==> inputs of pepper <==
// Basys3_Abacus_Top
 module Basys3_Abacus_Top(
	 input clk,
	 input rst,
    input btnC,
    input btnR,
    input btnU,
    input [15:0] sw,
     output [6:0] seg,
     output dp,
     output [3:0] an,
     output [15:0] led
 );
Settings: LEC_CHECK=0, ABC_AREA=1, CAP_MARGIN=15, CELL_PAD_IN_SITES_DETAIL_PLACEMENT=2, CELL_PAD_IN_SITES_GLOBAL_PLACEMENT=0, CORE_ASPECT_RATIO=0.63, CORE_MARGIN=2, CORE_UTILIZATION=55, CTS_CLUSTER_SIZE=82, GPL_ROUTABILITY_DRIVEN=0, HOLD_SLACK_MARGIN=-0.05, MAX_ROUTING_LAYER=met4, MIN_ROUTING_LAYER=met2, PLACE_DENSITY=0.8, SETUP_SLACK_MARGIN=0.31, SLEW_MARGIN=5, TNS_END_PERCENT=25; clock period 8.94 ns.
run.sh (not shown) runs the stock make flow with config.mk's settings and CLKGATE_MAP_FILE=.
==> inputs of zinc, as changes to pepper <==
- ABC_AREA: 1 -> not set
- CAP_MARGIN: 15 -> 20
- CELL_PAD_IN_SITES_DETAIL_PLACEMENT: 2 -> not set
- CELL_PAD_IN_SITES_GLOBAL_PLACEMENT: 0 -> not set
- CORE_ASPECT_RATIO: 0.63 -> not set
- CORE_UTILIZATION: 55 -> 59
- CTS_CLUSTER_SIZE: 82 -> not set
- GPL_ROUTABILITY_DRIVEN: 0 -> not set
- HOLD_SLACK_MARGIN: -0.05 -> not set
- MAX_ROUTING_LAYER: met4 -> not set
- MIN_ROUTING_LAYER: met2 -> not set
- PLACE_DENSITY: 0.8 -> not set
- SETUP_SLACK_MARGIN: 0.31 -> -0.8
- SLEW_MARGIN: 5 -> 20
- TNS_END_PERCENT: 25 -> not set
==> flow/constraint.sdc (replaced) <==
create_clock -name core_clock -period 8.14 [get_ports {clk}]
set_input_delay 1.6280 -clock core_clock [delete_from_list [all_inputs] [get_ports {clk}]]
set_output_delay 1.6280 -clock core_clock [all_outputs]
set_load 0.01 [all_outputs]
==> inputs of yarrow, as changes to pepper <==
- CELL_PAD_IN_SITES_DETAIL_PLACEMENT: 2 -> 1
- CELL_PAD_IN_SITES_GLOBAL_PLACEMENT: 0 -> not set
- CORE_ASPECT_RATIO: 0.63 -> 0.65
- CTS_CLUSTER_SIZE: 82 -> 31
- GPL_ROUTABILITY_DRIVEN: 0 -> not set
- HOLD_SLACK_MARGIN: -0.05 -> not set
- PLACE_DENSITY: 0.8 -> not set
- SLEW_MARGIN: 5 -> 20
- TNS_END_PERCENT: 25 -> 35
==> flow/constraint.sdc (replaced) <==
create_clock -name core_clock -period 5.5 [get_ports {clk}]
set_input_delay 1.1000 -clock core_clock [delete_from_list [all_inputs] [get_ports {clk}]]
set_output_delay 1.1000 -clock core_clock [all_outputs]
set_load 0.01 [all_outputs]
==> report_table.html <==
<p>Metrics extracted from the flow reports.</p>
<table>
<tr><th>Metric</th><th>Value</th></tr>
<tr><th colspan="2">Yosys</th></tr>
<tr><td>Most numerous cell types in the synthesized netlist</td><td>sky130_fd_sc_hd__nand2_1, sky130_fd_sc_hd__inv_1, sky130_fd_sc_hd__dfxtp_1</td></tr>
<tr><td>Post-synthesis share of cell area spent on full adders, half adders and majority gates</td><td>6.60%</td></tr>
<tr><td>Post-synthesis instance area</td><td>about 15,000 sq um</td></tr>
<tr><td>Avg Cell Area, Syn</td><td>6.79 sq um</td></tr>
<tr><td>Post-Synth XOR/XNOR Area</td><td>a little over 4%</td></tr>
<tr><td>Top cell type by instance count after synthesis</td><td>sky130_fd_sc_hd__nand2_1</td></tr>
<tr><td>Syn Inst Count</td><td>~2.3k</td></tr>
<tr><td>Portion of the post-synthesis area used by sequential elements</td><td>about a third</td></tr>
<tr><td>Synth Area in Simple Gates</td><td>37.4%</td></tr>
<tr><td>Fraction of synthesized area in multiplexers</td><td>0.130%</td></tr>
<tr><td>Net Count, Synth</td><td>roughly 2.4k</td></tr>
<tr><th colspan="2">Floorplanning</th></tr>
<tr><td>Initial core utilization</td><td>a little under three fifths</td></tr>
<tr><td>Floorplan core area</td><td>about 28,000 sq um</td></tr>
<tr><td>Full die area</td><td>roughly 30,000 sq um</td></tr>
<tr><th colspan="2">Run status</th></tr>
<tr><td>Status</td><td>no timing/DRC/antenna violations</td></tr>
</table>
# the run above: yarrow

==> report_table.html <==
<p>Metrics extracted from the flow reports.</p>
<table>
<tr><th>Metric</th><th>Value</th></tr>
<tr><th colspan="2">Yosys</th></tr>
<tr><td>Post-Synth XOR/XNOR Area</td><td>approximately an eighth</td></tr>
<tr><td>Most numerous cell types in the synthesized netlist</td><td>sky130_fd_sc_hd__nor2_1, sky130_fd_sc_hd__dfxtp_1, sky130_fd_sc_hd__nand2_1</td></tr>
<tr><td>Top cell type by instance count after synthesis</td><td>sky130_fd_sc_hd__nor2_1</td></tr>
<tr><td>Syn Inst Count</td><td>between 2k and 2.5k</td></tr>
<tr><td>Post-synthesis share of cell area spent on full adders, half adders and majority gates</td><td>under 10%</td></tr>
<tr><td>Portion of the post-synthesis area used by sequential elements</td><td>slightly above 30%</td></tr>
<tr><td>Synth Area in Simple Gates</td><td>between 20% and 30%</td></tr>
<tr><td>Net Count, Synth</td><td>around 2.1k</td></tr>
<tr><td>Post-synthesis instance area</td><td>~16,000 sq um</td></tr>
<tr><td>Fraction of synthesized area in multiplexers</td><td>2.90%</td></tr>
<tr><td>Avg Cell Area, Syn</td><td>about 7.9 sq um</td></tr>
<tr><th colspan="2">Final layout</th></tr>
<tr><td>MI comb area</td><td>between 10,000 and 15,000 sq um</td></tr>
<tr><th colspan="2">Run status</th></tr>
<tr><td>Status</td><td>no timing/DRC/antenna violations</td></tr>
<tr><th colspan="2">Floorplanning</th></tr>
<tr><td>Full die area</td><td>approximately 29,000 sq um</td></tr>
<tr><td>Floorplan core area</td><td>approximately 27,000 sq um</td></tr>
<tr><th colspan="2">Final timing</th></tr>
<tr><td>Worst Slack Setup Final</td><td>1.72 ns</td></tr>
</table>
# the run above: zinc

==> report_table.html <==
<h2>Implementation results</h2>
<table>
<tr><th>Metric</th><th>Value</th></tr>
<tr><th colspan="2">Yosys</th></tr>
<tr><td>Dominant non-sequential cell family after synthesis</td><td>simple AND/OR/NAND/NOR gates</td></tr>
<tr><td>Net Count, Synth</td><td>2,365</td></tr>
<tr><td>Post-synthesis instance area</td><td>between 15,000 and 20,000 sq um</td></tr>
<tr><td>Fraction of synthesized area in multiplexers</td><td>less than 1%</td></tr>
<tr><td>Top-area cell type share of the netlist area</td><td>between 30% and 40%</td></tr>
<tr><td>Syn Inst Count</td><td>approximately 2.3k</td></tr>
<tr><td>Avg Cell Area, Syn</td><td>a little under 7 sq um</td></tr>
<tr><td>AO/OA Area Share</td><td>under 10%</td></tr>
<tr><td>Most numerous cell types in the synthesized netlist</td><td>sky130_fd_sc_hd__nand2_1, sky130_fd_sc_hd__inv_1, sky130_fd_sc_hd__dfxtp_1</td></tr>
<tr><td>Post-Synth XOR/XNOR Area</td><td>~4.1%</td></tr>
<tr><td>Largest cells by area</td><td>sky130_fd_sc_hd__dfxtp_1, sky130_fd_sc_hd__nand2_1, sky130_fd_sc_hd__inv_1, sky130_fd_sc_hd__ha_1, sky130_fd_sc_hd__nand3_1</td></tr>
<tr><td>Portion of the post-synthesis area used by sequential elements</td><td>between 30% and 40%</td></tr>
<tr><td>Top cell type by instance count after synthesis</td><td>sky130_fd_sc_hd__nand2_1</td></tr>
<tr><td>Post-synthesis share of cell area spent on full adders, half adders and majority gates</td><td>6.60%</td></tr>
<tr><td>Synth Area in Simple Gates</td><td>about 37%</td></tr>
<tr><th colspan="2">Run status</th></tr>
<tr><td>Status</td><td>aborted with a tool error</td></tr>
<tr><td>Error text reported by the tool</td><td>[ERROR DPL-0033] detailed placement checks failed during check placement.</td></tr>
<tr><td>Stopping stage</td><td>detailed placement</td></tr>
<tr><th colspan="2">Floorplanning</th></tr>
<tr><td>Row Count</td><td>~48</td></tr>
<tr><td>Initial core utilization</td><td>56.0%</td></tr>
<tr><td>Floorplan core area</td><td>27,400 sq um</td></tr>
</table>
# the run above: pepper

